**flow/design.v**
```verilog
module spi_transactor (
    input wire clk,
    input wire rst_n,
    input wire spi_clk_rising,
    input wire spi_clk_falling,
    input wire start,
    input wire [7:0] tx_data,
    output reg [7:0] rx_data,
    output reg done,
    output wire active,
    output reg spi_mosi,
    input wire spi_miso
);
    reg [7:0] tx_shift;
    reg [7:0] rx_shift;
    reg [3:0] bit_cnt;
    reg busy;
    assign active = busy;
    always @(posedge clk or negedge rst_n) begin
        if (!rst_n) begin
            spi_mosi <= 1'b1;
            rx_data  <= 8'h00;
            tx_shift <= 8'h00;
            rx_shift <= 8'h00;
            bit_cnt  <= 4'd0;
            done     <= 1'b0;
            busy     <= 1'b0;
        end else begin
            done <= 1'b0;
            if (start && !busy) begin
                busy     <= 1'b1;
                tx_shift <= tx_data;
                rx_shift <= 8'h00;
                bit_cnt  <= 4'd0;
                spi_mosi <= tx_data[7];   
            end
            else if (busy) begin
                if (spi_clk_rising) begin
                    rx_shift <= {rx_shift[6:0], spi_miso};
                    bit_cnt  <= bit_cnt + 1'd1;
                end
                if (spi_clk_falling) begin
                    if (bit_cnt == 4'd8) begin
                        rx_data  <= rx_shift;
                        done     <= 1'b1;
                        busy     <= 1'b0;
                        spi_mosi <= 1'b1;
                    end else begin
                        tx_shift <= {tx_shift[6:0], 1'b0};
                        spi_mosi <= tx_shift[6];
                    end
                end
            end
        end
    end
endmodule
module SD_Controller (
    input  wire        clk,
    input  wire        rst_n,
    input  wire [511:0] write_data,
    input  wire        write_data_ready,
    output reg  [511:0] read_data,
    output reg         read_ready,
    output reg         ready,
    output wire        spi_clk,
    output wire        spi_cs_n,
    output wire        spi_mosi,
    input  wire        spi_miso
);
parameter CLK_DIV            = 5;
parameter POWERUP_CLK_CYCLES = 80;
parameter CMD_RETRY_MAX      = 2000;
parameter BLOCK_BYTES        = 64;
parameter READ_TIMEOUT       = 1024;
reg [3:0] clk_div_cnt;
reg       spi_clk_reg;
reg       spi_clk_rise_reg;
reg       spi_clk_fall_reg;
wire      spi_active;
assign    spi_clk = spi_clk_reg;
always @(posedge clk or negedge rst_n) begin
    if (!rst_n) begin
        clk_div_cnt       <= 4'd0;
        spi_clk_reg       <= 1'b0;
        spi_clk_rise_reg  <= 1'b0;
        spi_clk_fall_reg  <= 1'b0;
    end else begin
        spi_clk_rise_reg  <= 1'b0;
        spi_clk_fall_reg  <= 1'b0;
        if (!spi_active) begin
            clk_div_cnt       <= 4'd0;
            spi_clk_reg       <= 1'b0;
        end else if (clk_div_cnt == (CLK_DIV-1)) begin
            clk_div_cnt       <= 4'd0;
            spi_clk_reg       <= ~spi_clk_reg;
            if (~spi_clk_reg) spi_clk_rise_reg <= 1'b1;
            else              spi_clk_fall_reg <= 1'b1;
        end else begin
            clk_div_cnt <= clk_div_cnt + 1'd1;
        end
    end
end
reg        tx_start;
reg  [7:0] tx_data;
wire [7:0] rx_data;
wire       tx_done;
wire       spi_mosi_wire;
assign     spi_mosi = spi_mosi_wire;
spi_transactor u_spi (
    .clk            (clk),
    .rst_n          (rst_n),
    .spi_clk_rising (spi_clk_rise_reg),
    .spi_clk_falling(spi_clk_fall_reg),
    .start          (tx_start),
    .tx_data        (tx_data),
    .rx_data        (rx_data),
    .done           (tx_done),
    .active         (spi_active),
    .spi_mosi       (spi_mosi_wire),
    .spi_miso       (spi_miso)
);
reg spi_cs_n_reg;
assign spi_cs_n = spi_cs_n_reg;
localparam
    S_IDLE          = 8'd0,
    S_POWERUP       = 8'd1,
    S_CMD0          = 8'd2, S_CMD0_SEND = 8'd3, S_CMD0_WAIT = 8'd4,
    S_CMD8          = 8'd5, S_CMD8_SEND = 8'd6, S_CMD8_WAIT = 8'd7,
    S_CMD59         = 8'd8, S_CMD59_SEND = 8'd9, S_CMD59_WAIT = 8'd10,
    S_CMD55         = 8'd11, S_CMD55_SEND = 8'd12, S_CMD55_WAIT = 8'd13,
    S_ACMD41        = 8'd14, S_ACMD41_SEND = 8'd15, S_ACMD41_WAIT = 8'd16,
    S_CMD58         = 8'd17, S_CMD58_SEND = 8'd18, S_CMD58_WAIT = 8'd19,
    S_CMD16         = 8'd20, S_CMD16_SEND = 8'd21, S_CMD16_WAIT = 8'd22,
    S_READ_CMD      = 8'd23, S_READ_SEND = 8'd24, S_READ_WAIT = 8'd25,
    S_READ_TOKEN    = 8'd26,
    S_READ_DATA     = 8'd27,
    S_WRITE_WAIT    = 8'd28,
    S_WRITE_CMD     = 8'd29, S_WRITE_SEND = 8'd30, S_WRITE_RWAIT = 8'd31,
    S_WRITE_TOKEN   = 8'd32,
    S_WRITE_DATA    = 8'd33,
    S_WRITE_RESP    = 8'd34,
    S_WRITE_BUSY    = 8'd35,
    S_ERROR         = 8'd99;
reg [15:0] powerup_cnt;
reg [15:0] retry_cnt;
reg [15:0] byte_cnt;
reg  [6:0] block_idx;
reg [15:0] timeout;
reg        waiting;
reg        is_sd2;
reg  [7:0] r7_resp[0:4];
reg [31:0] block_addr;
wire [7:0] write_byte;
reg  [7:0] rx_byte;
reg        resp_valid;
reg  [3:0] resp_idx;
reg  [7:0] resp_retry_cnt;
reg [15:0] resp_timeout_cnt;
reg  [7:0] resp_mask;
reg  [7:0] resp_value;
reg  [3:0] resp_bytes_needed;
reg  [7:0] next_state_after_resp;
integer i;
assign write_byte = write_data[511 - 8*block_idx[5:0] -: 8];
always @(posedge clk or negedge rst_n) begin
    if (!rst_n) rx_byte <= 8'hFF;
    else if (tx_done) rx_byte <= rx_data;
end
reg [7:0] state;
always @(posedge clk or negedge rst_n) begin
    if (!rst_n) begin
        state            <= S_IDLE;
        spi_cs_n_reg     <= 1'b1;
        tx_start         <= 1'b0;
        ready            <= 1'b0;
        read_ready       <= 1'b0;
        powerup_cnt      <= 16'd0;
        retry_cnt        <= 16'd0;
        byte_cnt         <= 16'd0;
        block_idx        <= 7'd0;
        timeout          <= 16'd0;
        waiting          <= 1'b0;
        is_sd2           <= 1'b0;
        block_addr       <= 32'd0;
        read_data        <= 512'd0;
        resp_idx         <= 4'd0;
        resp_valid       <= 1'b0;
        resp_retry_cnt   <= 8'd0;
        resp_timeout_cnt <= 16'd0;
        for (i = 0; i < 5; i = i + 1) r7_resp[i] <= 8'd0;
    end else begin
        tx_start   <= 1'b0;
        read_ready <= 1'b0;
        resp_valid <= 1'b0;
        case (state)
            S_IDLE: begin
                ready        <= 1'b0;
                spi_cs_n_reg <= 1'b1;
                state        <= S_POWERUP;
            end
            S_POWERUP: begin
                spi_cs_n_reg <= 1'b1;
                if (powerup_cnt < POWERUP_CLK_CYCLES) begin
                    if (!waiting) begin
                        tx_data  <= 8'hFF;
                        tx_start <= 1'b1;
                        waiting  <= 1'b1;
                    end else if (tx_done) begin
                        waiting     <= 1'b0;
                        powerup_cnt <= powerup_cnt + 1'd1;
                    end
                end else begin
                    state <= S_CMD0;
                end
            end
            S_CMD0: begin
                spi_cs_n_reg <= 1'b0;
                byte_cnt     <= 16'd0;
                waiting      <= 1'b0;
                resp_retry_cnt <= 8'd0;
                resp_timeout_cnt <= 16'd0;
                state        <= S_CMD0_SEND;
            end
            S_CMD0_SEND: begin
                if (!waiting && byte_cnt < 6) begin
                    case (byte_cnt)
                        0: tx_data <= 8'h40;
                        1: tx_data <= 8'h00;
                        2: tx_data <= 8'h00;
                        3: tx_data <= 8'h00;
                        4: tx_data <= 8'h00;
                        5: tx_data <= 8'h95;
                    endcase
                    tx_start <= 1'b1;
                    waiting  <= 1'b1;
                    byte_cnt <= byte_cnt + 1'd1;
                end else if (tx_done && waiting) begin
                    waiting <= 1'b0;
                    if (byte_cnt == 6) begin
                        resp_mask          <= 8'hFF;
                        resp_value         <= 8'h01;
                        resp_bytes_needed  <= 4'd1;
                        next_state_after_resp <= S_CMD8;
                        state              <= S_CMD0_WAIT;
                    end
                end
            end
            S_CMD0_WAIT: begin
                if (!waiting) begin
                    tx_data  <= 8'hFF;
                    tx_start <= 1'b1;
                    waiting  <= 1'b1;
                    resp_timeout_cnt <= resp_timeout_cnt + 1'd1;
                end else if (tx_done) begin
                    waiting <= 1'b0;
                    if (rx_byte != 8'hFF) begin
                        resp_timeout_cnt <= 16'd0;
                        if ((rx_byte & resp_mask) == resp_value) begin
                            r7_resp[0] <= rx_byte;
                            state      <= next_state_after_resp;
                        end else resp_retry_cnt <= resp_retry_cnt + 1'd1;
                    end else if (resp_timeout_cnt > 16'd1000) begin
                        resp_retry_cnt <= resp_retry_cnt + 1'd1;
                    end
                    if (resp_retry_cnt >= 8'd10) begin
                        retry_cnt <= retry_cnt + 1'd1;
                        if (retry_cnt > CMD_RETRY_MAX) state <= S_ERROR;
                        else state <= S_CMD0;
                    end
                end
            end
            S_CMD8: begin
                spi_cs_n_reg <= 1'b0;
                byte_cnt     <= 16'd0;
                waiting      <= 1'b0;
                resp_retry_cnt <= 8'd0;
                resp_timeout_cnt <= 16'd0;
                state        <= S_CMD8_SEND;
            end
            S_CMD8_SEND: begin
                if (!waiting && byte_cnt < 6) begin
                    case (byte_cnt)
                        0: tx_data <= 8'h48;
                        1: tx_data <= 8'h00;
                        2: tx_data <= 8'h00;
                        3: tx_data <= 8'h01;
                        4: tx_data <= 8'hAA;
                        5: tx_data <= 8'h87;
                    endcase
                    tx_start <= 1'b1;
                    waiting  <= 1'b1;
                    byte_cnt <= byte_cnt + 1'd1;
                end else if (tx_done && waiting) begin
                    waiting <= 1'b0;
                    if (byte_cnt == 6) begin
                        resp_mask          <= 8'hFF;
                        resp_value         <= 8'h01;
                        resp_bytes_needed  <= 4'd5;
                        next_state_after_resp <= S_CMD59;
                        resp_idx           <= 4'd0;
                        state              <= S_CMD8_WAIT;
                    end
                end
            end
            S_CMD8_WAIT: begin
                if (!waiting) begin
                    tx_data  <= 8'hFF;
                    tx_start <= 1'b1;
                    waiting  <= 1'b1;
                    resp_timeout_cnt <= resp_timeout_cnt + 1'd1;
                end else if (tx_done) begin
                    waiting <= 1'b0;
                    if (rx_byte != 8'hFF) begin
                        resp_timeout_cnt <= 16'd0;
                        if ((rx_byte & resp_mask) == resp_value) begin
                            r7_resp[resp_idx] <= rx_byte;
                            if (resp_idx == resp_bytes_needed-1) begin
                                if (r7_resp[0]==8'h01 && r7_resp[3]==8'h01 && r7_resp[4]==8'hAA)
                                    is_sd2 <= 1'b1;
                                state <= next_state_after_resp;
                            end else begin
                                resp_idx <= resp_idx + 1'd1;
                            end
                        end else resp_retry_cnt <= resp_retry_cnt + 1'd1;
                    end else if (resp_timeout_cnt > 16'd1000) begin
                        resp_retry_cnt <= resp_retry_cnt + 1'd1;
                    end
                    if (resp_retry_cnt >= 8'd10) begin
                        retry_cnt <= retry_cnt + 1'd1;
                        if (retry_cnt > CMD_RETRY_MAX) state <= S_ERROR;
                        else state <= S_CMD0;
                    end
                end
            end
            S_CMD59: begin
                spi_cs_n_reg <= 1'b0;
                byte_cnt     <= 16'd0;
                waiting      <= 1'b0;
                state        <= S_CMD59_SEND;
            end
            S_CMD59_SEND: begin
                if (!waiting && byte_cnt < 6) begin
                    case (byte_cnt)
                        0: tx_data <= 8'h7B;
                        1: tx_data <= 8'h00;
                        2: tx_data <= 8'h00;
                        3: tx_data <= 8'h00;
                        4: tx_data <= 8'h00;
                        5: tx_data <= 8'h01;
                    endcase
                    tx_start <= 1'b1;
                    waiting  <= 1'b1;
                    byte_cnt <= byte_cnt + 1'd1;
                end else if (tx_done && waiting) begin
                    waiting <= 1'b0;
                    if (byte_cnt == 6) begin
                        resp_mask          <= 8'hFF;
                        resp_value         <= 8'h00;
                        resp_bytes_needed  <= 4'd1;
                        next_state_after_resp <= S_CMD55;
                        state              <= S_CMD59_WAIT;
                    end
                end
            end
            S_CMD59_WAIT: begin
                if (!waiting) begin
                    tx_data  <= 8'hFF;
                    tx_start <= 1'b1;
                    waiting  <= 1'b1;
                    resp_timeout_cnt <= resp_timeout_cnt + 1'd1;
                end else if (tx_done) begin
                    waiting <= 1'b0;
                    if (rx_byte != 8'hFF) begin
                        resp_timeout_cnt <= 16'd0;
                        if ((rx_byte & resp_mask) == resp_value) begin
                            state <= next_state_after_resp;
                        end else resp_retry_cnt <= resp_retry_cnt + 1'd1;
                    end else if (resp_timeout_cnt > 16'd1000) begin
                        resp_retry_cnt <= resp_retry_cnt + 1'd1;
                    end
                    if (resp_retry_cnt >= 8'd10) begin
                        retry_cnt <= retry_cnt + 1'd1;
                        if (retry_cnt > CMD_RETRY_MAX) state <= S_ERROR;
                        else state <= S_CMD0;
                    end
                end
            end
            S_CMD55: begin
                spi_cs_n_reg <= 1'b0;
                byte_cnt     <= 16'd0;
                waiting      <= 1'b0;
                state        <= S_CMD55_SEND;
            end
            S_CMD55_SEND: begin
                if (!waiting && byte_cnt < 6) begin
                    case (byte_cnt)
                        0: tx_data <= 8'h77;
                        1: tx_data <= 8'h00;
                        2: tx_data <= 8'h00;
                        3: tx_data <= 8'h00;
                        4: tx_data <= 8'h00;
                        5: tx_data <= 8'h65;
                    endcase
                    tx_start <= 1'b1;
                    waiting  <= 1'b1;
                    byte_cnt <= byte_cnt + 1'd1;
                end else if (tx_done && waiting) begin
                    waiting <= 1'b0;
                    if (byte_cnt == 6) begin
                        resp_mask          <= 8'hFF;
                        resp_value         <= 8'h01;
                        resp_bytes_needed  <= 4'd1;
                        next_state_after_resp <= S_ACMD41;
                        state              <= S_CMD55_WAIT;
                    end
                end
            end
            S_CMD55_WAIT: begin
                if (!waiting) begin
                    tx_data  <= 8'hFF;
                    tx_start <= 1'b1;
                    waiting  <= 1'b1;
                    resp_timeout_cnt <= resp_timeout_cnt + 1'd1;
                end else if (tx_done) begin
                    waiting <= 1'b0;
                    if (rx_byte != 8'hFF) begin
                        resp_timeout_cnt <= 16'd0;
                        if ((rx_byte & resp_mask) == resp_value) begin
                            state <= next_state_after_resp;
                        end else resp_retry_cnt <= resp_retry_cnt + 1'd1;
                    end else if (resp_timeout_cnt > 16'd1000) begin
                        resp_retry_cnt <= resp_retry_cnt + 1'd1;
                    end
                    if (resp_retry_cnt >= 8'd10) begin
                        retry_cnt <= retry_cnt + 1'd1;
                        if (retry_cnt > CMD_RETRY_MAX) state <= S_ERROR;
                        else state <= S_CMD0;
                    end
                end
            end
            S_ACMD41: begin
                spi_cs_n_reg <= 1'b0;
                byte_cnt     <= 16'd0;
                waiting      <= 1'b0;
                retry_cnt    <= retry_cnt + 1'd1;
                if (retry_cnt > CMD_RETRY_MAX) state <= S_ERROR;
                else state <= S_ACMD41_SEND;
            end
            S_ACMD41_SEND: begin
                if (!waiting && byte_cnt < 6) begin
                    case (byte_cnt)
                        0: tx_data <= 8'h69;
                        1: tx_data <= is_sd2 ? 8'h40 : 8'h00;
                        2: tx_data <= 8'h00;
                        3: tx_data <= 8'h00;
                        4: tx_data <= 8'h00;
                        5: tx_data <= 8'h01;
                    endcase
                    tx_start <= 1'b1;
                    waiting  <= 1'b1;
                    byte_cnt <= byte_cnt + 1'd1;
                end else if (tx_done && waiting) begin
                    waiting <= 1'b0;
                    if (byte_cnt == 6) begin
                        resp_mask          <= 8'hFF;
                        resp_value         <= 8'h00;
                        resp_bytes_needed  <= 4'd1;
                        next_state_after_resp <= S_CMD58;
                        state              <= S_ACMD41_WAIT;
                    end
                end
            end
            S_ACMD41_WAIT: begin
                if (!waiting) begin
                    tx_data  <= 8'hFF;
                    tx_start <= 1'b1;
                    waiting  <= 1'b1;
                    resp_timeout_cnt <= resp_timeout_cnt + 1'd1;
                end else if (tx_done) begin
                    waiting <= 1'b0;
                    if (rx_byte != 8'hFF) begin
                        resp_timeout_cnt <= 16'd0;
                        if ((rx_byte & resp_mask) == resp_value) begin
                            state <= next_state_after_resp;
                        end else resp_retry_cnt <= resp_retry_cnt + 1'd1;
                    end else if (resp_timeout_cnt > 16'd1000) begin
                        resp_retry_cnt <= resp_retry_cnt + 1'd1;
                    end
                    if (resp_retry_cnt >= 8'd10) begin
                        retry_cnt <= retry_cnt + 1'd1;
                        if (retry_cnt > CMD_RETRY_MAX) state <= S_ERROR;
                        else state <= S_CMD0;
                    end
                end
            end
            S_CMD58: begin
                spi_cs_n_reg <= 1'b0;
                byte_cnt     <= 16'd0;
                waiting      <= 1'b0;
                state        <= S_CMD58_SEND;
            end
            S_CMD58_SEND: begin
                if (!waiting && byte_cnt < 6) begin
                    case (byte_cnt)
                        0: tx_data <= 8'h7A;
                        1: tx_data <= 8'h00;
                        2: tx_data <= 8'h00;
                        3: tx_data <= 8'h00;
                        4: tx_data <= 8'h00;
                        5: tx_data <= 8'hFF;
                    endcase
                    tx_start <= 1'b1;
                    waiting  <= 1'b1;
                    byte_cnt <= byte_cnt + 1'd1;
                end else if (tx_done && waiting) begin
                    waiting <= 1'b0;
                    if (byte_cnt == 6) begin
                        resp_mask          <= 8'hFF;
                        resp_value         <= 8'h00;
                        resp_bytes_needed  <= 4'd5;
                        next_state_after_resp <= S_CMD16;
                        resp_idx           <= 4'd0;
                        state              <= S_CMD58_WAIT;
                    end
                end
            end
            S_CMD58_WAIT: begin
                if (!waiting) begin
                    tx_data  <= 8'hFF;
                    tx_start <= 1'b1;
                    waiting  <= 1'b1;
                    resp_timeout_cnt <= resp_timeout_cnt + 1'd1;
                end else if (tx_done) begin
                    waiting <= 1'b0;
                    if (rx_byte != 8'hFF) begin
                        resp_timeout_cnt <= 16'd0;
                        if ((rx_byte & resp_mask) == resp_value) begin
                            r7_resp[resp_idx] <= rx_byte;
                            if (resp_idx == resp_bytes_needed-1) state <= next_state_after_resp;
                            else resp_idx <= resp_idx + 1'd1;
                        end else resp_retry_cnt <= resp_retry_cnt + 1'd1;
                    end else if (resp_timeout_cnt > 16'd1000) begin
                        resp_retry_cnt <= resp_retry_cnt + 1'd1;
                    end
                    if (resp_retry_cnt >= 8'd10) begin
                        retry_cnt <= retry_cnt + 1'd1;
                        if (retry_cnt > CMD_RETRY_MAX) state <= S_ERROR;
                        else state <= S_CMD0;
                    end
                end
            end
            S_CMD16: begin
                spi_cs_n_reg <= 1'b0;
                byte_cnt     <= 16'd0;
                waiting      <= 1'b0;
                state        <= S_CMD16_SEND;
            end
            S_CMD16_SEND: begin
                if (!waiting && byte_cnt < 6) begin
                    case (byte_cnt)
                        0: tx_data <= 8'h50;
                        1: tx_data <= 8'h00;
                        2: tx_data <= 8'h00;
                        3: tx_data <= 8'h00;
                        4: tx_data <= 8'h40;    
                        5: tx_data <= 8'hFF;
                    endcase
                    tx_start <= 1'b1;
                    waiting  <= 1'b1;
                    byte_cnt <= byte_cnt + 1'd1;
                end else if (tx_done && waiting) begin
                    waiting <= 1'b0;
                    if (byte_cnt == 6) begin
                        resp_mask          <= 8'hFF;
                        resp_value         <= 8'h00;
                        resp_bytes_needed  <= 4'd1;
                        next_state_after_resp <= S_READ_CMD;
                        state              <= S_CMD16_WAIT;
                    end
                end
            end
            S_CMD16_WAIT: begin
                if (!waiting) begin
                    tx_data  <= 8'hFF;
                    tx_start <= 1'b1;
                    waiting  <= 1'b1;
                    resp_timeout_cnt <= resp_timeout_cnt + 1'd1;
                end else if (tx_done) begin
                    waiting <= 1'b0;
                    if (rx_byte != 8'hFF) begin
                        resp_timeout_cnt <= 16'd0;
                        if ((rx_byte & resp_mask) == resp_value) begin
                            state <= next_state_after_resp;
                        end else resp_retry_cnt <= resp_retry_cnt + 1'd1;
                    end else if (resp_timeout_cnt > 16'd1000) begin
                        resp_retry_cnt <= resp_retry_cnt + 1'd1;
                    end
                    if (resp_retry_cnt >= 8'd10) begin
                        retry_cnt <= retry_cnt + 1'd1;
                        if (retry_cnt > CMD_RETRY_MAX) state <= S_ERROR;
                        else state <= S_CMD0;
                    end
                end
            end
            S_READ_CMD: begin
                spi_cs_n_reg <= 1'b0;
                byte_cnt     <= 16'd0;
                block_idx    <= 7'd0;
                timeout      <= 16'd0;
                read_data    <= 512'd0;
                waiting      <= 1'b0;
                state        <= S_READ_SEND;
            end
            S_READ_SEND: begin
                if (!waiting && byte_cnt < 6) begin
                    case (byte_cnt)
                        0: tx_data <= 8'h51;
                        1: tx_data <= block_addr[23:16];
                        2: tx_data <= block_addr[15:8];
                        3: tx_data <= block_addr[7:0];
                        4: tx_data <= 8'h00;
                        5: tx_data <= 8'h01;
                    endcase
                    tx_start <= 1'b1;
                    waiting  <= 1'b1;
                    byte_cnt <= byte_cnt + 1'd1;
                end else if (tx_done && waiting) begin
                    waiting <= 1'b0;
                    if (byte_cnt == 6) begin
                        resp_mask          <= 8'hFF;
                        resp_value         <= 8'h00;
                        resp_bytes_needed  <= 4'd1;
                        next_state_after_resp <= S_READ_TOKEN;
                        state              <= S_READ_WAIT;
                    end
                end
            end
            S_READ_WAIT: begin
                if (!waiting) begin
                    tx_data  <= 8'hFF;
                    tx_start <= 1'b1;
                    waiting  <= 1'b1;
                    resp_timeout_cnt <= resp_timeout_cnt + 1'd1;
                end else if (tx_done) begin
                    waiting <= 1'b0;
                    if (rx_byte != 8'hFF) begin
                        resp_timeout_cnt <= 16'd0;
                        if ((rx_byte & resp_mask) == resp_value) begin
                            state <= next_state_after_resp;
                        end else resp_retry_cnt <= resp_retry_cnt + 1'd1;
                    end else if (resp_timeout_cnt > 16'd1000) begin
                        resp_retry_cnt <= resp_retry_cnt + 1'd1;
                    end
                    if (resp_retry_cnt >= 8'd10) begin
                        retry_cnt <= retry_cnt + 1'd1;
                        if (retry_cnt > CMD_RETRY_MAX) state <= S_ERROR;
                        else state <= S_CMD0;
                    end
                end
            end
            S_READ_TOKEN: begin
                if (!waiting) begin
                    tx_data  <= 8'hFF;
                    tx_start <= 1'b1;
                    waiting  <= 1'b1;
                end else if (tx_done) begin
                    waiting <= 1'b0;
                    if (rx_byte == 8'hFE) begin
                        block_idx <= 7'd0;
                        state     <= S_READ_DATA;
                    end else begin
                        timeout <= timeout + 1'd1;
                        if (timeout > READ_TIMEOUT) state <= S_ERROR;
                    end
                end
            end
            S_READ_DATA: begin
                if (!waiting) begin
                    tx_data  <= 8'hFF;
                    tx_start <= 1'b1;
                    waiting  <= 1'b1;
                end else if (tx_done) begin
                    waiting <= 1'b0;
                    read_data[511 - 8*block_idx -: 8] <= rx_byte;
                    if (block_idx == 7'd63) state <= S_WRITE_WAIT;
                    else block_idx <= block_idx + 1'd1;
                end
            end
            S_WRITE_WAIT: begin
                ready <= 1'b1;
                if (write_data_ready) begin
                    ready        <= 1'b0;
                    spi_cs_n_reg <= 1'b0;
                    byte_cnt     <= 16'd0;
                    block_idx    <= 7'd0;
                    waiting      <= 1'b0;
                    state        <= S_WRITE_CMD;
                end
            end
            S_WRITE_CMD: begin
                state <= S_WRITE_SEND;
            end
            S_WRITE_SEND: begin
                if (!waiting && byte_cnt < 6) begin
                    case (byte_cnt)
                        0: tx_data <= 8'h58;
                        1: tx_data <= block_addr[23:16];
                        2: tx_data <= block_addr[15:8];
                        3: tx_data <= block_addr[7:0];
                        4: tx_data <= 8'h00;
                        5: tx_data <= 8'h01;
                    endcase
                    tx_start <= 1'b1;
                    waiting  <= 1'b1;
                    byte_cnt <= byte_cnt + 1'd1;
                end else if (tx_done && waiting) begin
                    waiting <= 1'b0;
                    if (byte_cnt == 6) begin
                        resp_mask          <= 8'hFF;
                        resp_value         <= 8'h00;
                        resp_bytes_needed  <= 4'd1;
                        next_state_after_resp <= S_WRITE_TOKEN;
                        state              <= S_WRITE_RWAIT;
                    end
                end
            end
            S_WRITE_RWAIT: begin
                if (!waiting) begin
                    tx_data  <= 8'hFF;
                    tx_start <= 1'b1;
                    waiting  <= 1'b1;
                    resp_timeout_cnt <= resp_timeout_cnt + 1'd1;
                end else if (tx_done) begin
                    waiting <= 1'b0;
                    if (rx_byte != 8'hFF) begin
                        resp_timeout_cnt <= 16'd0;
                        if ((rx_byte & resp_mask) == resp_value) begin
                            state <= next_state_after_resp;
                        end else resp_retry_cnt <= resp_retry_cnt + 1'd1;
                    end else if (resp_timeout_cnt > 16'd1000) begin
                        resp_retry_cnt <= resp_retry_cnt + 1'd1;
                    end
                    if (resp_retry_cnt >= 8'd10) begin
                        retry_cnt <= retry_cnt + 1'd1;
                        if (retry_cnt > CMD_RETRY_MAX) state <= S_ERROR;
                        else state <= S_CMD0;
                    end
                end
            end
            S_WRITE_TOKEN: begin
                if (!waiting) begin
                    tx_data  <= 8'hFE;
                    tx_start <= 1'b1;
                    waiting  <= 1'b1;
                end else if (tx_done) begin
                    waiting <= 1'b0;
                    state   <= S_WRITE_DATA;
                end
            end
            S_WRITE_DATA: begin
                if (!waiting) begin
                    tx_data  <= write_byte;
                    tx_start <= 1'b1;
                    waiting  <= 1'b1;
                end else if (tx_done) begin
                    waiting <= 1'b0;
                    if (block_idx == 7'd63) state <= S_WRITE_RESP;
                    else block_idx <= block_idx + 1'd1;
                end
            end
            S_WRITE_RESP: begin
                if (!waiting) begin
                    tx_data  <= 8'hFF;
                    tx_start <= 1'b1;
                    waiting  <= 1'b1;
                end else if (tx_done) begin
                    waiting <= 1'b0;
                    if ((rx_byte & 8'h1F) == 8'h05) state <= S_WRITE_BUSY;
                end
            end
            S_WRITE_BUSY: begin
                if (!waiting) begin
                    tx_data  <= 8'hFF;
                    tx_start <= 1'b1;
                    waiting  <= 1'b1;
                end else if (tx_done) begin
                    waiting <= 1'b0;
                    if (rx_byte == 8'hFF) begin
                        block_addr <= block_addr + 32'd64;
                        spi_cs_n_reg <= 1'b1;
                        read_ready   <= 1'b1;
                        state        <= S_READ_CMD;
                    end
                end
            end
            S_ERROR: begin
                ready        <= 1'b0;
                spi_cs_n_reg <= 1'b1;
            end
            default: state <= S_ERROR;
        endcase
    end
end
endmodule
module regfile_1024bit (
    input  wire         clk,        
    input  wire         rw,         
    input  wire         sel,        
    input  wire [511:0] data_in,    
    output reg  [511:0] data_out    
);
    reg [1023:0] regfile;
    always @(posedge clk) begin
        if (rw) begin
            if (sel) begin
                regfile[1023:512] <= data_in;   
            end else begin
                regfile[511:0]   <= data_in;    
	    end
        end else begin
            if (sel) begin
                data_out <= regfile[1023:512];  
            end else begin 
                data_out <= regfile[511:0];     
       	    end 
	end
    end
endmodule
module xorEncr (clk, rst, start, rw_flag, done,
sd_data_in, sd_data_out, sd_data_valid, sd_ready, 
reg_file_rw, reg_file_sel, reg_file_data_out);
    parameter DATA_WIDTH = 512; 
    parameter KEY_WIDTH = 512; 
    input wire clk;
    input wire rst;
    input wire start;  
    input wire rw_flag;  
    output wire done;  
    input wire [DATA_WIDTH-1:0] sd_data_in;  
    output reg [DATA_WIDTH-1:0] sd_data_out;  
    input wire sd_data_valid;  
    input wire sd_ready;  
    output reg reg_file_rw;  
    output reg reg_file_sel;  
    input wire [KEY_WIDTH-1:0] reg_file_data_out;  
    localparam IDLE            = 4'b0000;
    localparam READ_DATA       = 4'b0001;
    localparam READ_KEY        = 4'b0010;
    localparam WAIT_KEY        = 4'b0011;
    localparam ENCRYPT         = 4'b0100;
    localparam WRITE_ENCRYPTED = 4'b0101;
    localparam READ_ENCRYPTED  = 4'b0110;
    localparam DECRYPT         = 4'b0111;
    localparam WRITE_DECRYPTED = 4'b1000;
    localparam DONE_STATE      = 4'b1001;
    reg [3:0] state, next_state;
    reg [DATA_WIDTH-1:0] data_buffer;       
    reg [KEY_WIDTH-1:0] key_buffer;         
    reg [DATA_WIDTH-1:0] result_buffer;     
    assign done = (state == DONE_STATE);   
    always @(posedge clk) begin
        if (rst) begin
            state <= IDLE;
            data_buffer <= {DATA_WIDTH{1'b0}};
            key_buffer <= {KEY_WIDTH{1'b0}};
            result_buffer <= {DATA_WIDTH{1'b0}};
        end else begin
            state <= next_state;
            case (state)
                READ_DATA: begin
                    if (sd_data_valid)
                        data_buffer <= sd_data_in;   
                end
                READ_ENCRYPTED: begin
                    if (sd_data_valid)
                        data_buffer <= sd_data_in;   
                end
                WAIT_KEY: begin
                    key_buffer <= reg_file_data_out;   
                end
                ENCRYPT: begin
                    result_buffer <= data_buffer ^ key_buffer;   
                end
                DECRYPT: begin
                    result_buffer <= data_buffer ^ key_buffer;   
                end
            endcase
        end
    end
    always @(*) begin
        next_state = state;
        sd_data_out = result_buffer;
        reg_file_rw = 1'b0;
        reg_file_sel = 1'b0;
        case (state)
            IDLE: begin
                if (start) begin
                    if (rw_flag == 1'b1)
                        next_state = READ_DATA;       
                    else
                        next_state = READ_ENCRYPTED;  
                end
            end
            READ_DATA: begin
                if (sd_data_valid)
                    next_state = READ_KEY;
            end
            READ_KEY: begin
                reg_file_rw = 1'b0;    
                reg_file_sel = 1'b0;   
                next_state = WAIT_KEY;
            end
            WAIT_KEY: begin
                next_state = ENCRYPT;
            end
            ENCRYPT: begin
                next_state = WRITE_ENCRYPTED;
            end
            WRITE_ENCRYPTED: begin
                sd_data_out = result_buffer;   
                if (sd_ready)
                    next_state = DONE_STATE;
            end
            READ_ENCRYPTED: begin
                if (sd_data_valid)
                    next_state = READ_KEY;
            end
            DECRYPT: begin
                next_state = WRITE_DECRYPTED;
            end
            WRITE_DECRYPTED: begin
                sd_data_out = result_buffer;   
                if (sd_ready)
                    next_state = DONE_STATE;
            end
            DONE_STATE: begin
                next_state = IDLE;
            end
            default: begin
                next_state = IDLE;
            end
        endcase
    end
endmodule
module sd_encr_device (
    input wire clk,                     
    input wire rst,                     
    input wire start,                   
    input wire rw_flag,                 
    output wire done,                   
    output wire sd_clk,
    output wire sd_cs_n,
    output wire sd_mosi,
    input  wire sd_miso,
    input wire key_rw,                  
    input wire key_sel,                 
    input wire [511:0] key_data_in,     
    output wire [511:0] key_data_out    
);
    wire sd_ready;
    wire sd_read_ready;
    wire sd_write_data_ready;
    wire [511:0] sd_data_in;
    wire [511:0] sd_data_out;
    reg xor_start;
    wire xor_done;
    wire [511:0] xor_sd_data_in;
    wire xor_sd_data_valid;
    wire xor_sd_ready;
    wire [511:0] xor_sd_data_out;
    wire reg_file_rw;
    wire reg_file_sel;
    wire [511:0] reg_file_data_out;
    reg sd_write_trigger;
    SD_Controller u_sd_controller (
        .clk              (clk),
        .rst_n            (~rst),
        .write_data       (sd_data_out),
        .write_data_ready (sd_write_data_ready),
        .read_data        (sd_data_in),
        .read_ready       (sd_read_ready),
        .ready            (sd_ready),
        .spi_clk          (sd_clk),
        .spi_cs_n         (sd_cs_n),
        .spi_mosi         (sd_mosi),
        .spi_miso         (sd_miso)
    );
    xorEncr #(
        .DATA_WIDTH(512),
        .KEY_WIDTH(512)
    ) u_xor_encr (
        .clk              (clk),
        .rst              (rst),
        .start            (xor_start),
        .rw_flag          (rw_flag),
        .done             (xor_done),
        .sd_data_in       (xor_sd_data_in),
        .sd_data_out      (xor_sd_data_out),
        .sd_data_valid    (xor_sd_data_valid),
        .sd_ready         (xor_sd_ready),
        .reg_file_rw      (reg_file_rw),
        .reg_file_sel     (reg_file_sel),
        .reg_file_data_out(reg_file_data_out)
    );
    regfile_1024bit u_regfile (
        .clk        (clk),
        .rw         (key_rw | reg_file_rw),         
        .sel        (key_sel & ~reg_file_rw),       
        .data_in    (key_data_in),
        .data_out   (key_data_out)
    );
    assign reg_file_data_out = key_data_out;
    localparam T_IDLE        = 3'd0;
    localparam T_WAIT_SD     = 3'd1;
    localparam T_TRIGGER_XOR = 3'd2;
    localparam T_WAIT_XOR    = 3'd3;
    localparam T_TRIGGER_SD  = 3'd4;
    localparam T_DONE        = 3'd5;
    reg [2:0] top_state, top_next;
    always @(posedge clk or posedge rst) begin
        if (rst)
            top_state <= T_IDLE;
        else
            top_state <= top_next;
    end
    always @(*) begin
        top_next = top_state;
        xor_start = 1'b0;
        sd_write_trigger = 1'b0;
        case (top_state)
            T_IDLE: begin
                if (start && sd_ready) begin
                    top_next = T_WAIT_SD;
                end
            end
            T_WAIT_SD: begin
                if (rw_flag) begin  
                    if (sd_ready)
                        top_next = T_TRIGGER_XOR;
                end else begin 
                    top_next = T_TRIGGER_XOR;
                end
            end
            T_TRIGGER_XOR: begin
                xor_start = 1'b1;
                top_next = T_WAIT_XOR;
            end
            T_WAIT_XOR: begin
                if (xor_done) begin
                    if (rw_flag)  
                        top_next = T_TRIGGER_SD;
                    else         
                        top_next = T_TRIGGER_SD;
                end
            end
            T_TRIGGER_SD: begin
                sd_write_trigger = 1'b1;
                if (sd_ready)
                    top_next = T_DONE;
            end
            T_DONE: begin
                top_next = T_IDLE;
            end
            default: top_next = T_IDLE;
        endcase
    end
    assign xor_sd_data_in    = sd_data_in;
    assign xor_sd_data_valid = sd_ready;
    assign xor_sd_ready      = sd_ready;
    assign sd_data_out       = xor_sd_data_out;
    assign sd_write_data_ready = sd_write_trigger;
    assign done = (top_state == T_DONE);
endmodule
```
**flow/run.sh**
```bash
#!/bin/bash
# the make line also repeats each setting of config.mk as NAME=value (left out here)
make -C /OpenROAD-flow-scripts/flow DESIGN_CONFIG=/design/flow/config.mk WORK_HOME=/design/flow/orfs CLKGATE_MAP_FILE= finish
```
**flow/config.mk**
```make
export PLATFORM = sky130hd
export DESIGN_NAME = sd_encr_device
export DESIGN_NICKNAME = sd_encr_device
export VERILOG_FILES = /design/flow/design.v
export SDC_FILE = /design/flow/constraint.sdc
export NUM_CORES = 4
export LEC_CHECK = 0
export CAP_MARGIN = 20
export CORE_ASPECT_RATIO = 0.71
export CORE_MARGIN = 2
export CORE_UTILIZATION = 72
export CTS_CLUSTER_DIAMETER = 346
export CTS_CLUSTER_SIZE = 14
export HOLD_SLACK_MARGIN = 0.29
export PLACE_DENSITY_LB_ADDON = 0.0
export SETUP_SLACK_MARGIN = 1.11
export SLEW_MARGIN = 20
export TNS_END_PERCENT = 5
```
**flow/constraint.sdc**
```tcl
create_clock -name core_clock -period 3.91 [get_ports {clk}]
set_input_delay 0.7820 -clock core_clock [delete_from_list [all_inputs] [get_ports {clk}]]
set_output_delay 0.7820 -clock core_clock [all_outputs]
set_load 0.01 [all_outputs]
```
==> deck_impl_summary.md, run 1 <==
Physical Implementation Snapshot

Setup path
  – Endpoint type of the worst setup path: flip-flop
  – Worst EP required: 4.53 ns
  – Reg2reg end: u_sd_controller.tx_data[5]$_DFFE_PP_
  – Crit path cell chain: clkbuf_8 > nand2b_1 > buf_4 > o221ai_1 > o22ai_1 > a211oi_1 > o21ai_0 > buf_4 > o2111ai_1 > or3_1
  – CP max stage cell: clkbuf_8
  – Max FO, Critical Path: 46
  – CP startpoint: u_sd_controller.block_idx[1]$_DFFE_PP0P_
  – CP bufs+invs: 3
  – Kind of cell adding the most delay to the critical path: AND-OR/OR-AND gates
  – Cell depth of the worst setup path: 10
  – R2R Path Start: u_sd_controller.block_idx[1]$_DFFE_PP0P_
  – WP data arrival: 3.99 ns
  – Startpoint Class: flip-flop
  – Reg2Reg Depth: 10
  – Cell with the most instances on the worst path: buf_4
  – Kind of critical path: reg -> reg
  – Max incr delay on CP: 0.52 ns
  – Crit path to: u_sd_controller.tx_data[5]$_DFFE_PP_
  – R2r setup slk: 0.54 ns

Yosys
  – Yosys top cell by area: edfxtp_1
  – Primary FF master, synth: edfxtp_1
  – #FFs+latches synth: 3815
  – Post-synth EDFFs: 1551
  – Distinct cells, synth: 93
  – Part of the Yosys area used for sequential elements: 66.7%
  – Synthesis warning total: 6
  – Avg Cell Area, Syn: 12.9 um2
  – Yosys top cell by instances: edfxtp_1
  – Simple Share, Synth: 8.02%
  – Yosys xor share: 3.54%
  – Syn nets: 11600
  – Cells in synth_stat.txt: 11100
  – Compound Share, Synth: 9.35%
  – FFs w/ async S/R, synth: 18.8%
  – Yosys stat area: 143000 um2
  – Mapped Cells: 11100
  – Synth cell count leaders: 1551 x edfxtp_1, 1548 x dfxtp_1, 1185 x nand2_1
  – Synth top area share: 32.5%
  – Adder Area Share: 0.262%
  – Mapped Area: 143000 um2
  – Top cells by area: edfxtp_1 33%, dfxtp_1 22%, dfrtp_1 12%
  – Synth mux share: 10.1%
  – Main logic family: multiplexers

Drt
  – DR iter-0 viols: 13700
  – Routed wire per std cell: 29.6 um
  – Met2 wire length: 203000 um
  – Max layer used: met5
  – # DRC: 0
  – Vias per cell: 6.65
  – Met3 wire length: 55600 um
  – Final ANT Viol Nets: 0
  – Via count: 99700
  – Met1 WL: 163000 um
  – TritonRoute pass-1 iters: 7
  – DRT Wirelength: 444000 um

Floorplan
  – Floorplan core density: 72.7%
  – Boundary Pins: 1035
  – Die width: 533 um
  – Row cnt: 137
  – Die height: 380 um
  – Core outline area: 197000 um2
  – Die area: 202000 um2

Layout
  – Filler Cell Count: 8943
  – # nets final: 12600
  – Post-layout util: 85.1%
  – P&R area growth vs syn: 17.1%

Timing
  – Hold Slack: 0.381 ns
  – Max-slew headroom: 23.0%
  – Worst slew pin tran: 1.15 ns
  – Final setup viols: 0
  – RSZ-0062 raised after global routing: yes
  – Slew Viols, Final: 0
  – Fmax: 0.297 GHz
  – Fin Setup TNS: 0 ns
  – Final Hold Vio Count: 0
  – Part of the cycle the worst path needs: 86.1%
  – Setup Skew: 0.0429 ns
  – Final period demand of the worst path: 3.37 ns

GRT
  – Total gr overflow: 0
  – Vias in the first global route: 98500
  – Antenna violations before repair: 25
  – First-pass GRT wire length: 644000 um
  – GR Util All Layers: 42.7%
  – Largest net degree at the start of global routing: 232

Worst hold path
  – WHS Path Cells: 0
  – Hold EP: u_sd_controller.powerup_cnt[15]$_DFFE_PP0P_
  – Hold Crit Start: u_sd_controller.powerup_cnt[15]$_DFFE_PP0P_
  – Hold Crit Class: reg -> reg

Placed design
  – Post-DP HPWL: 283000 um
  – Routability cong.: 1.03
  – Port bufs: 1034

Power and ir drop
  – Clock Power: 29.9 mW
  – Sw Ratio: 21.9%
  – Largest Pwr Group: registers
  – Sequential power share: 56.7%
  – VDD IR-drop max: 0.533 mV
  – Seq. pwr: 43.5 mW
  – Logic gate share of total power: 4.4%
  – Pwr dens: 458 nW/um2
  – Comb power: 3.36 mW
  – P_sw: 16.8 mW
  – Clock power frac: 39.0%
  – P_leak: 57.6 nW
  – Internal: 60.0 mW

Flow run
  – Max-cap violations: 0
  – Tool Warnings: 102

CTS
  – Clk sinks: 3815
  – Late-Pin Clk Latency: 0.89 ns
  – Total CTS buffers: 314
  – Worst-path clk slew: 0.08 ns
  – Clk buf depth: 4
  – CTS tree: built
  – Clk root buf: clkbuf_16
  – CTS H-Tree Depth: 5

Outcome
  – Status: no timing/DRC/antenna violations
[timing repair]
action / in CTS / in global routing
endpoints found under the setup margin: 610 / 647
hold endpoints to repair: 49 / 0
gates resized: 131 / 54
setup buffers: 11 / 1
pin swaps: 17 / 12
hold buffers: 1 / 0
gates cloned: 2 / 1
[per-stage QoR]
| step | cells | area, um2 | setup slack (ns) | power, mW |
|---|---|---|---|---|
| after floorplan | 11100 | 143000 | -38.64 | 45.7 |
| after global placement | 14400 | 157000 | -0.0111 | 47.4 |
| after detailed placement | 14400 | 157000 | -0.0154 | 47.6 |
| after CTS | 15000 | 167000 | 0.630 | 76.7 |
| after global routing | 15000 | 168000 | 0.496 | 78.4 |
| final | 15000 | 168000 | 0.543 | 76.8 |
[layout make-up]
type	count	area [um2]	share of cell area [%]
tap	2641	3300	1.97
clock buffer	552	8900	5.31
antenna	17	42.5	0.0254
multi-input combinational	6522	45600	27.2
clock inverter	17	259	0.154
sequential	3815	95500	57.0
inverter	45	180	0.107
timing repair buffer	1373	13900	8.30
[layer usage]
metal	global-route usage, %	up-vias
met5	0	-
met4	18.0	20
met3	12.5	1311
met2	65.8	6956
met1	57.1	49600
li1	-	41900
==> run 2: changes to the inputs <==
Settings changed: CAP_MARGIN 20 to 0, HOLD_SLACK_MARGIN 0.29 to not set, TNS_END_PERCENT 5 to not set.
==> deck_impl_summary.md, run 2 <==
Physical Implementation Snapshot

Timing
  – Hold Slack: 0.293 ns
  – Worst slew pin tran: 1.09 ns
  – Final setup viols: 0
  – Max-slew headroom: 27.7%
  – Slew Viols, Final: 0
  – Final period demand of the worst path: 3.31 ns
  – Final Hold Vio Count: 0
  – Part of the cycle the worst path needs: 84.7%
  – RSZ-0062 raised after global routing: yes
  – Fin Setup TNS: 0 ns
  – Setup Skew: 0.0391 ns
  – Fmax: 0.302 GHz

Yosys
  – Distinct cells, synth: 93
  – #FFs+latches synth: 3815
  – Top cells by area: edfxtp_1 33%, dfxtp_1 22%, dfrtp_1 12%
  – Compound Share, Synth: 9.35%
  – Synth mux share: 10.1%
  – Synthesis warning total: 6
  – Yosys stat area: 143000 um2
  – FFs w/ async S/R, synth: 18.8%
  – Primary FF master, synth: edfxtp_1
  – Yosys top cell by area: edfxtp_1
  – Mapped Cells: 11100
  – Synth top area share: 32.5%
  – Syn nets: 11600
  – Yosys top cell by instances: edfxtp_1
  – Synth cell count leaders: 1551 x edfxtp_1, 1548 x dfxtp_1, 1185 x nand2_1
  – Yosys xor share: 3.54%
  – Mapped Area: 143000 um2
  – Adder Area Share: 0.262%
  – Part of the Yosys area used for sequential elements: 66.7%
  – Simple Share, Synth: 8.02%
  – Post-synth EDFFs: 1551
  – Cells in synth_stat.txt: 11100
  – Main logic family: multiplexers
  – Avg Cell Area, Syn: 12.9 um2

Setup path
  – Cell depth of the worst setup path: 9
  – Crit path to: u_sd_controller.tx_data[2]$_DFFE_PP_
  – Max incr delay on CP: 0.69 ns
  – Reg2reg end: u_sd_controller.tx_data[2]$_DFFE_PP_
  – Kind of cell adding the most delay to the critical path: multiplexers
  – Reg2Reg Depth: 9
  – Startpoint Class: flip-flop
  – R2R Path Start: u_sd_controller.block_idx[0]$_DFFE_PP0P_
  – Crit path cell chain: buf_6 > buf_8 > buf_16 > mux4_2 > mux4_2 > a21oi_1 > nor3_1 > buf_4 > or4_1
  – CP max stage cell: mux4_2
  – WP data arrival: 3.92 ns
  – CP startpoint: u_sd_controller.block_idx[0]$_DFFE_PP0P_
  – Endpoint type of the worst setup path: flip-flop
  – Max FO, Critical Path: 12
  – R2r setup slk: 0.60 ns
  – Kind of critical path: reg -> reg
  – CP bufs+invs: 4
  – Cell with the most instances on the worst path: mux4_2
  – Worst EP required: 4.52 ns

Power and ir drop
  – P_sw: 16.7 mW
  – Largest Pwr Group: registers
  – Tot Pwr: 76.7 mW
  – Sequential power share: 56.7%
  – P_leak: 58.2 nW
  – Internal: 60.0 mW
  – Comb power: 3.33 mW
  – Logic gate share of total power: 4.3%
  – Sw Ratio: 21.7%
  – Clock power frac: 38.9%
  – Seq. pwr: 43.5 mW
  – Clock Power: 29.8 mW
  – Pwr dens: 453 nW/um2
  – VDD IR-drop max: 0.459 mV

Floorplan
  – Die width: 533 um
  – Floorplan core density: 72.7%
  – Die height: 380 um
  – Boundary Pins: 1035
  – Core outline area: 197000 um2
  – Row cnt: 137
  – Die area: 202000 um2

Drt
  – Vias per cell: 6.62
  – DR iter-0 viols: 13100
  – Final ANT Viol Nets: 0
  – # DRC: 0
  – TritonRoute pass-1 iters: 9
  – Routed wire per std cell: 29.4 um
  – Via count: 99500
  – DRT Wirelength: 441000 um

Flow run
  – Max-cap violations: 0
  – Tool Warnings: 96

Layout
  – # nets final: 12700
  – Post-route non-filler standard cell count: 15000
  – P&R area growth vs syn: 18.1%

CTS
  – Worst-path clk slew: 0.08 ns
  – Total CTS buffers: 314
  – Late-Pin Clk Latency: 0.89 ns
  – CTS H-Tree Depth: 5
  – Hold_buf cts: 0
  – CTS tree: built
  – Clk buf depth: 4
  – Clk root buf: clkbuf_16
  – Clk sinks: 3815

Placed design
  – Routability cong.: 1.04
  – Post-DP HPWL: 282000 um
  – Port bufs: 1034
  – DP Cell Count: 14400

GRT
  – GR Util All Layers: 42.0%
  – Total gr overflow: 0
  – Vias in the first global route: 97600
  – Antenna violations before repair: 31
  – Largest net degree at the start of global routing: 210
  – First-pass GRT wire length: 637000 um

Outcome
  – Status: no timing/DRC/antenna violations

Worst hold path
  – Hold Crit Class: in -> async
[run 2: layout make-up]
cell class	instances	area (um2)
Timing Repair Buffer	1419	14700
Clock buffer	555	8930
Tap cell	2641	3300
Clock inverter	14	204
Inverter	45	176
Sequential cell	3815	95600
Antenna cell	13	32.5
Multi-Input combinational cell	6523	46300
Fill cell	9103	27800
[run 2: what timing repair did]
item / 4_1_cts / 5_1_grt
cloned: 3 / 9
buffers inserted: 14 / 63
setup endpoints to repair: 623 / 649
gates resized: 150 / 226
pin swaps: 77 / 133
[run 2: through the flow]
stage                     area (um2)  setup WS, ns  util [%]
after floorplan               143000        -38.64         -
after global placement        157000        -0.128      79.8
after detailed placement      157000        -0.147      79.8
after CTS                     167000         0.638      84.9
after global routing          169000         0.503      85.9
final                         169000         0.596      85.9
[run 2: metal layers]
metal / global-route usage [%] / part of all wire, %
met1: 56.8 / 37
met2: 64.5 / 46
met3: 12.8 / 13
met4: 16.3 / 4.4
met5: 0 / 0.12
==> run 3: changes to the inputs <==
Settings changed: ABC_AREA set to 1, CAP_MARGIN 0 to 20, CORE_ASPECT_RATIO 0.71 to not set, CORE_UTILIZATION 72 to 55, CTS_CLUSTER_DIAMETER 346 to not set, CTS_CLUSTER_SIZE 14 to 100, PLACE_DENSITY_LB_ADDON 0.0 to 0.2, SETUP_SLACK_MARGIN 1.11 to not set.
Clock period 3.91 ns to 5.22 ns, I/O delays scaled along.
==> deck_impl_summary.md, run 3 <==
Physical Implementation Snapshot

Timing
  – Setup Skew: 0.0510 ns
  – Slew Viols, Final: 0
  – Part of the cycle the worst path needs: 90.0%
  – Final Hold Vio Count: 0
  – Final setup viols: 0
  – Final period demand of the worst path: 4.70 ns
  – Fmax: 0.213 GHz
  – RSZ-0062 raised after global routing: no
  – Fin Setup TNS: 0 ns
  – Max-slew headroom: 23.9%
  – Worst slew pin tran: 1.13 ns

Yosys
  – Yosys top cell by area: edfxtp_1
  – Synth cell count leaders: 2897 x nor2_1, 2882 x nand2_1, 1903 x o21ai_0
  – Synth top area share: 30.1%
  – Mapped Area: 155000 um2
  – Main logic family: simple AND/OR/NAND/NOR gates
  – Avg Cell Area, Syn: 9.60 um2
  – Mapped Cells: 16100
  – Syn nets: 16700
  – Yosys stat area: 155000 um2
  – Top cells by area: edfxtp_1 30%, dfxtp_1 20%, dfrtp_1 11%
  – Synthesis warning total: 6
  – Yosys xor share: 3.25%
  – Synth mux share: 3.73%
  – Simple Share, Synth: 17.6%
  – #FFs+latches synth: 3815
  – Compound Share, Synth: 8.53%
  – Post-synth EDFFs: 1551
  – Adder Area Share: 0.242%
  – Part of the Yosys area used for sequential elements: 61.6%
  – Cells in synth_stat.txt: 16100
  – Primary FF master, synth: edfxtp_1
  – Yosys top cell by instances: nor2_1
  – FFs w/ async S/R, synth: 18.8%
  – Distinct cells, synth: 64

Floorplan
  – Die area: 286000 um2
  – Die height: 535 um
  – Floorplan core density: 55.4%
  – Core outline area: 280000 um2
  – Die width: 535 um
  – Boundary Pins: 1035
  – Row cnt: 194

Setup path
  – Cell with the most instances on the worst path: nand2_1
  – Cell depth of the worst setup path: 16
  – Crit path cell chain: nand2_1 > inv_1 > nand4_1 > ha_1 > nor2_1 > nand4_1 > nor2_4 > nand3_2 > inv_2 > nand2_2 > nor2_4 > nand4_2 > nand2_1 > nand2_1 > nand2_1 > nand2_1
  – Worst EP required: 6.04 ns
  – CP startpoint: u_sd_controller.block_idx[2]$_DFFE_PP0P_
  – Max incr delay on CP: 0.91 ns
  – R2R Path Start: u_sd_controller.block_idx[2]$_DFFE_PP0P_
  – WP data arrival: 5.51 ns
  – R2r setup slk: 0.52 ns
  – Kind of critical path: reg -> reg
  – Kind of cell adding the most delay to the critical path: simple AND/OR/NAND/NOR gates
  – Crit path to: u_sd_controller.read_data[372]$_DFFE_PP0P_
  – CP max stage cell: dfrtp_4
  – Max FO, Critical Path: 33
  – CP bufs+invs: 2
  – Reg2reg end: u_sd_controller.read_data[372]$_DFFE_PP0P_
  – Reg2Reg Depth: 16
  – Endpoint type of the worst setup path: flip-flop
  – Startpoint Class: flip-flop

Power and ir drop
  – Largest Pwr Group: registers
  – P_leak: 83.2 nW
  – Pwr dens: 347 nW/um2
  – Seq. pwr: 32.5 mW
  – Sequential power share: 51.5%
  – Internal: 49.6 mW
  – Tot Pwr: 63.2 mW
  – Sw Ratio: 21.6%
  – VDD IR-drop max: 0.318 mV
  – Clock Power: 28.3 mW
  – Comb power: 2.42 mW
  – Logic gate share of total power: 3.8%
  – Clock power frac: 44.7%
  – P_sw: 13.7 mW

Layout
  – # nets final: 17400
  – P&R area growth vs syn: 17.4%
  – Finished Cell Area: 182000 um2
  – Post-layout util: 65.0%

Drt
  – Final ANT Viol Nets: 0
  – Routed wire per std cell: 22.2 um
  – TritonRoute pass-1 iters: 6
  – # DRC: 0
  – Via count: 117000
  – Vias per cell: 5.60
  – DR iter-0 viols: 12400
  – DRT Wirelength: 464000 um

CTS
  – CTS resizes: 0
  – Total CTS buffers: 392
  – Clk root buf: clkbuf_16
  – Setup bufs post-CTS: 0
  – Hold_buf cts: 0
  – CTS H-Tree Depth: 5
  – Clk sinks: 3815
  – Late-Pin Clk Latency: 0.96 ns
  – Worst-path clk slew: 0.06 ns
  – CTS tree: built
  – Clk buf depth: 4

GRT
  – Antenna violations before repair: 15
  – First-pass GRT wire length: 690000 um
  – Total gr overflow: 0
  – GR Util All Layers: 31.5%
  – Largest net degree at the start of global routing: 205
  – Vias in the first global route: 110000

Flow run
  – Tool Warnings: 128
  – Max-cap violations: 0

Worst hold path
  – Hold EP: u_sd_controller.powerup_cnt[14]$_DFFE_PP0P_
  – Hold Crit Class: reg -> reg
  – WHS Path Cells: 0
  – Hold Crit Start: u_sd_controller.powerup_cnt[14]$_DFFE_PP0P_

Placed design
  – Port bufs: 1034
  – Area after DPL: 169000 um2
  – Post-DP HPWL: 299000 um
  – Routability cong.: 0.961

Outcome
  – Status: no timing/DRC/antenna violations
[run 3: layout make-up]
class                           instances  area [um2]
Antenna cell                            4        10.0
Clock buffer                          591       11500
Clock inverter                        145        1600
Fill cell                           22300       98000
Inverter                              988        3790
Multi-Input combinational cell      10300       51800
Sequential cell                      3815       95500
Tap cell                             3724        4660
Timing Repair Buffer                 1279       13000
[run 3: through the flow]
stage	worst slack, ns	hold slack, ns	instances
finish	0.522	0.369	20900
global route	0.447	0.376	20900
CTS	0.632	0.374	20900
detailed placement	0.676	0.360	20100
global placement	0.788	0.359	20100
floorplan	-37.60	0.388	16100
[run 3: per-layer routing]
metal	vias up	wire length, um	GRT usage (%)
li1	54700	-	-
met1	56600	191000	43.3
met2	4648	214000	49.8
met3	834	39600	6.15
met4	12	18500	11.7
met5	-	112	0
==> run 4: changes to the inputs <==
Settings changed: ABC_AREA 1 to not set, CAP_MARGIN 20 to 40, CORE_UTILIZATION 55 to 40, CTS_CLUSTER_SIZE 100 to 40, GPL_TIMING_DRIVEN set to 0, MAX_ROUTING_LAYER set to met4, MIN_ROUTING_LAYER set to met2, PLACE_DENSITY_LB_ADDON 0.2 to 0.17, SETUP_SLACK_MARGIN set to -0.47, SLEW_MARGIN 20 to 5.
Clock period 5.22 ns to 10.0 ns, I/O delays scaled along.
==> deck_impl_summary.md, run 4 <==
Physical Implementation Snapshot

Setup path
  – Reg2Reg Depth: 11
  – R2r setup slk: 3.15 ns
  – Cell with the most instances on the worst path: buf_4
  – Startpoint Class: flip-flop
  – CP startpoint: u_sd_controller.block_idx[0]$_DFFE_PP0P_
  – CP bufs+invs: 5
  – R2R Path Start: u_sd_controller.block_idx[0]$_DFFE_PP0P_
  – Kind of critical path: reg -> reg
  – Reg2reg end: u_sd_controller.tx_data[0]$_DFFE_PP_
  – CP max stage cell: mux2i_1
  – WP data arrival: 7.54 ns
  – Kind of cell adding the most delay to the critical path: buffers and inverters
  – Max incr delay on CP: 0.77 ns
  – Crit path cell chain: buf_2 > buf_4 > buf_4 > buf_4 > buf_4 > mux2i_1 > o221ai_1 > o22ai_1 > a211oi_1 > o21ai_0 > nand3_1
  – Max FO, Critical Path: 24
  – Worst EP required: 10.70 ns
  – Cell depth of the worst setup path: 11
  – Endpoint type of the worst setup path: flip-flop
  – Crit path to: u_sd_controller.tx_data[0]$_DFFE_PP_

Yosys
  – Part of the Yosys area used for sequential elements: 66.7%
  – Avg Cell Area, Syn: 12.9 um2
  – FFs w/ async S/R, synth: 18.8%
  – Synth mux share: 10.1%
  – Compound Share, Synth: 9.35%
  – Adder Area Share: 0.262%
  – Primary FF master, synth: edfxtp_1
  – Yosys top cell by area: edfxtp_1
  – Simple Share, Synth: 8.02%
  – Post-synth EDFFs: 1551
  – Syn nets: 11600
  – Yosys stat area: 143000 um2
  – Main logic family: multiplexers
  – Cells in synth_stat.txt: 11100
  – Synthesis warning total: 6
  – Yosys top cell by instances: edfxtp_1
  – Top cells by area: edfxtp_1 33%, dfxtp_1 22%, dfrtp_1 12%
  – Synth top area share: 32.5%
  – Synth cell count leaders: 1551 x edfxtp_1, 1548 x dfxtp_1, 1185 x nand2_1
  – #FFs+latches synth: 3815
  – Mapped Area: 143000 um2
  – Distinct cells, synth: 93
  – Mapped Cells: 11100
  – Yosys xor share: 3.54%

Floorplan
  – Row cnt: 219
  – Floorplan core density: 40.2%
  – Boundary Pins: 1035
  – Die height: 602 um
  – Die area: 363000 um2
  – Core outline area: 356000 um2
  – Die width: 602 um

Drt
  – DR iter-0 viols: 23800
  – DRT Wirelength: 539000 um
  – Routed wire per std cell: 29.6 um
  – TritonRoute pass-1 iters: 14
  – Via count: 133000
  – Final ANT Viol Nets: 0
  – Vias per cell: 7.32
  – # DRC: 0

Layout
  – Filler Cell Count: 30800
  – # nets final: 13300
  – P&R area growth vs syn: 24.9%
  – Post-layout util: 50.2%
  – Finished Cell Area: 179000 um2

Power and ir drop
  – P_sw: 7.88 mW
  – Largest Pwr Group: registers
  – Clock power frac: 46.6%
  – Internal: 26.7 mW
  – P_leak: 61.2 nW
  – Comb power: 1.43 mW
  – Sequential power share: 49.3%
  – VDD IR-drop max: 0.165 mV
  – Tot Pwr: 34.6 mW
  – Pwr dens: 193 nW/um2
  – Logic gate share of total power: 4.1%
  – Seq. pwr: 17.0 mW
  – Clock Power: 16.1 mW
  – Sw Ratio: 22.8%

GRT
  – GR Util All Layers: 45.0%
  – Antenna violations before repair: 9
  – Vias in the first global route: 146000
  – Largest net degree at the start of global routing: 56
  – First-pass GRT wire length: 749000 um
  – Total gr overflow: 0

Timing
  – Final period demand of the worst path: 6.85 ns
  – RSZ-0062 raised after global routing: no
  – Setup Skew: 0.0679 ns
  – Fmax: 0.146 GHz
  – Final Hold Vio Count: 0
  – Fin Setup TNS: 0 ns
  – Slew Viols, Final: 0
  – Max-slew headroom: 20.9%
  – Part of the cycle the worst path needs: 68.5%
  – Worst slew pin tran: 1.19 ns
  – Final setup viols: 0

Outcome
  – Status: no timing/DRC/antenna violations

CTS
  – Clk root buf: clkbuf_16
  – Worst-path clk slew: 0.07 ns
  – CTS tree: built
  – CTS H-Tree Depth: 5
  – CTS resizes: 0
  – Setup bufs post-CTS: 0
  – Clk sinks: 3815
  – Hold_buf cts: 0
  – Late-Pin Clk Latency: 1.04 ns
  – Clk buf depth: 4
  – Total CTS buffers: 414

Placed design
  – Port bufs: 1032
  – Post-DP HPWL: 397000 um
  – Routability cong.: 1.00
  – Area after DPL: 164000 um2

Flow run
  – Max-cap violations: 0
  – Tool Warnings: 41

Worst hold path
  – WHS Path Cells: 2
  – Hold Crit Class: reg -> reg
  – Hold Crit Start: u_sd_controller.resp_bytes_needed[0]$_DFF_P_
## run 4: final cells by class
cell class	count	area [um2]	share of cell area, %
antenna	296	741	0.414
sequential	3815	95500	53.4
multi-input combinational	6522	44900	25.1
tap	4751	5940	3.32
buffer	694	2760	1.54
inverter	45	176	0.0986
clock inverter	170	2020	1.13
clock buffer	609	12100	6.79
timing repair buffer	1289	14600	8.19
## run 4: per-layer routing
metal,vias up,track usage (%),routed length (um)
met5,-,-,0
met4,0,9.43,47500
met3,4008,59.4,235000
met2,41500,50.2,256000
met1,44400,-,0
li1,43300,-,-
## run 4: through the flow
step	hold slack, ns	setup WS [ns]	cells
global placement	0.419	-101.38	16900
global route	0.469	3.39	18000
CTS	0.433	3.97	17900
detailed placement	0.419	2.92	17100
floorplan	0.396	-33.77	11100
finish	0.433	3.15	18200
==> run 5: changes to the inputs <==
Settings changed: CAP_MARGIN 40 to 0, CORE_ASPECT_RATIO set to 0.71, CORE_UTILIZATION 40 to 72, CTS_CLUSTER_DIAMETER set to 346, CTS_CLUSTER_SIZE 40 to 14, GPL_TIMING_DRIVEN 0 to not set, HOLD_SLACK_MARGIN set to 0.29, MAX_ROUTING_LAYER met4 to not set, MIN_ROUTING_LAYER met2 to not set, PLACE_DENSITY_LB_ADDON 0.17 to 0.0, SETUP_SLACK_MARGIN -0.47 to 1.11, SLEW_MARGIN 5 to 20.
Clock period 10.0 ns to 3.91 ns, I/O delays scaled along.
==> deck_impl_summary.md, run 5 <==
Physical Implementation Snapshot

Setup path
  – CP bufs+invs: 1
  – Reg2reg end: u_sd_controller.read_data[124]$_DFFE_PP0P_
  – CP startpoint: u_sd_controller.block_idx[1]$_DFFE_PP0P_
  – Kind of cell adding the most delay to the critical path: simple AND/OR/NAND/NOR gates
  – R2r setup slk: 0.59 ns
  – Max FO, Critical Path: 8
  – Endpoint type of the worst setup path: flip-flop
  – CP max stage cell: dfrtp_4
  – Startpoint Class: flip-flop
  – Kind of critical path: reg -> reg
  – Max incr delay on CP: 0.45 ns
  – R2R Path Start: u_sd_controller.block_idx[1]$_DFFE_PP0P_
  – Crit path cell chain: ha_4 > nand3_4 > or3_4 > ha_4 > nor4_4 > a22oi_2 > nor4_4 > nand2_1 > nor2_2 > buf_12 > a21oi_2 > a22o_1
  – Cell depth of the worst setup path: 12
  – Worst EP required: 4.65 ns
  – Reg2Reg Depth: 12
  – WP data arrival: 4.05 ns
  – Crit path to: u_sd_controller.read_data[124]$_DFFE_PP0P_

Yosys
  – Post-synth EDFFs: 1551
  – Yosys top cell by instances: edfxtp_1
  – Simple Share, Synth: 8.02%
  – Main logic family: multiplexers
  – Cells in synth_stat.txt: 11100
  – FFs w/ async S/R, synth: 18.8%
  – Yosys top cell by area: edfxtp_1
  – Synth mux share: 10.1%
  – Synth top area share: 32.5%
  – Adder Area Share: 0.262%
  – Avg Cell Area, Syn: 12.9 um2
  – Yosys stat area: 143000 um2
  – Mapped Cells: 11100
  – Yosys xor share: 3.54%
  – Distinct cells, synth: 93
  – Synthesis warning total: 6
  – Part of the Yosys area used for sequential elements: 66.7%
  – Synth cell count leaders: 1551 x edfxtp_1, 1548 x dfxtp_1, 1185 x nand2_1
  – Mapped Area: 143000 um2
  – Syn nets: 11600
  – Top cells by area: edfxtp_1 33%, dfxtp_1 22%, dfrtp_1 12%
  – Compound Share, Synth: 9.35%
  – Primary FF master, synth: edfxtp_1
  – #FFs+latches synth: 3815

Timing
  – RSZ-0062 raised after global routing: yes
  – Setup Skew: 0.0386 ns
  – Part of the cycle the worst path needs: 84.8%
  – Fmax: 0.302 GHz
  – Final Hold Vio Count: 0
  – Worst slew pin tran: 1.08 ns
  – Final setup viols: 0
  – Fin Setup TNS: 0 ns
  – Final period demand of the worst path: 3.32 ns
  – Slew Viols, Final: 0
  – Hold Slack: 0.384 ns
  – Max-slew headroom: 28.0%

CTS
  – Worst-path clk slew: 0.08 ns
  – CTS tree: built
  – Clk sinks: 3815
  – Late-Pin Clk Latency: 0.89 ns
  – Clk buf depth: 4
  – CTS H-Tree Depth: 5
  – Clk root buf: clkbuf_16
  – Total CTS buffers: 314

Drt
  – Via count: 100000
  – # DRC: 0
  – DRT Wirelength: 442000 um
  – Routed wire per std cell: 29.4 um
  – TritonRoute pass-1 iters: 9
  – DR iter-0 viols: 13300
  – Vias per cell: 6.66
  – Final ANT Viol Nets: 0

Flow run
  – Tool Warnings: 96
  – Max-cap violations: 0

Floorplan
  – Die area: 202000 um2
  – Row cnt: 137
  – Floorplan core density: 72.7%
  – Boundary Pins: 1035
  – Die width: 533 um
  – Die height: 380 um
  – Core outline area: 197000 um2

Power and ir drop
  – P_leak: 58.2 nW
  – Clock power frac: 38.9%
  – Sequential power share: 56.7%
  – Sw Ratio: 21.8%
  – Pwr dens: 454 nW/um2
  – Seq. pwr: 43.5 mW
  – Logic gate share of total power: 4.4%
  – P_sw: 16.7 mW
  – Internal: 60.0 mW
  – VDD IR-drop max: 0.460 mV
  – Comb power: 3.34 mW
  – Clock Power: 29.9 mW
  – Largest Pwr Group: registers

GRT
  – GR Util All Layers: 42.0%
  – Met2 usage: 64.6%
  – Largest net degree at the start of global routing: 210
  – Vias in the first global route: 97600
  – First-pass GRT wire length: 637000 um
  – Total gr overflow: 0
  – Antenna violations before repair: 31
  – Met3 Resource Use GR: 12.8%
  – Met1 Use GR: 56.8%
  – Grt peak-use layer: met2

Layout
  – # nets final: 12700
  – P&R area growth vs syn: 18.1%
  – Post-route non-filler standard cell count: 15000
  – Post-layout util: 85.9%

Worst hold path
  – Hold Crit Class: reg -> reg
  – Hold Crit Start: u_sd_controller.powerup_cnt[11]$_DFFE_PP0P_
  – Hold EP: u_sd_controller.powerup_cnt[11]$_DFFE_PP0P_
  – WHS Path Cells: 0

Placed design
  – Post-DP HPWL: 282000 um
  – Routability cong.: 1.04
  – Port bufs: 1034
  – DP Cell Count: 14400

Outcome
  – Status: no timing/DRC/antenna violations
-- run 5: stage by stage --
stage / worst slack, ns / power, mW / instance area [um2]
after global placement: -0.128 / 47.3 / 157000
after floorplan: -38.64 / 45.7 / 143000
after global routing: 0.503 / 78.3 / 169000
after CTS: 0.638 / 76.6 / 167000
after detailed placement: -0.147 / 47.5 / 157000
final: 0.594 / 76.7 / 169000
-- run 5: timing repair --
item                       CTS  global route
setup endpoints to repair  623           649
hold endpoints to repair    33             0
gates cloned                 3             9
gates resized              150           226
setup buffers               14            63
hold buffers                 1             0
pin swaps                   77           133
-- run 5: per-layer routing --
layer,wire [um],vias to the layer above
met1,162000,50100
li1,-,42000
met5,529,-
met2,202000,6743
met3,57600,1221
met4,19700,38
-- run 5: cell type report --
cell class | instances | area, um2
multi-input combinational | 6523 | 46300
tap | 2641 | 3300
timing repair buffer | 1420 | 14700
clock buffer | 555 | 8930
inverter | 45 | 176
fill | 9101 | 27800
sequential | 3815 | 95600
antenna | 12 | 30.0
clock inverter | 14 | 204
Power and IR drop assume default switching activity.
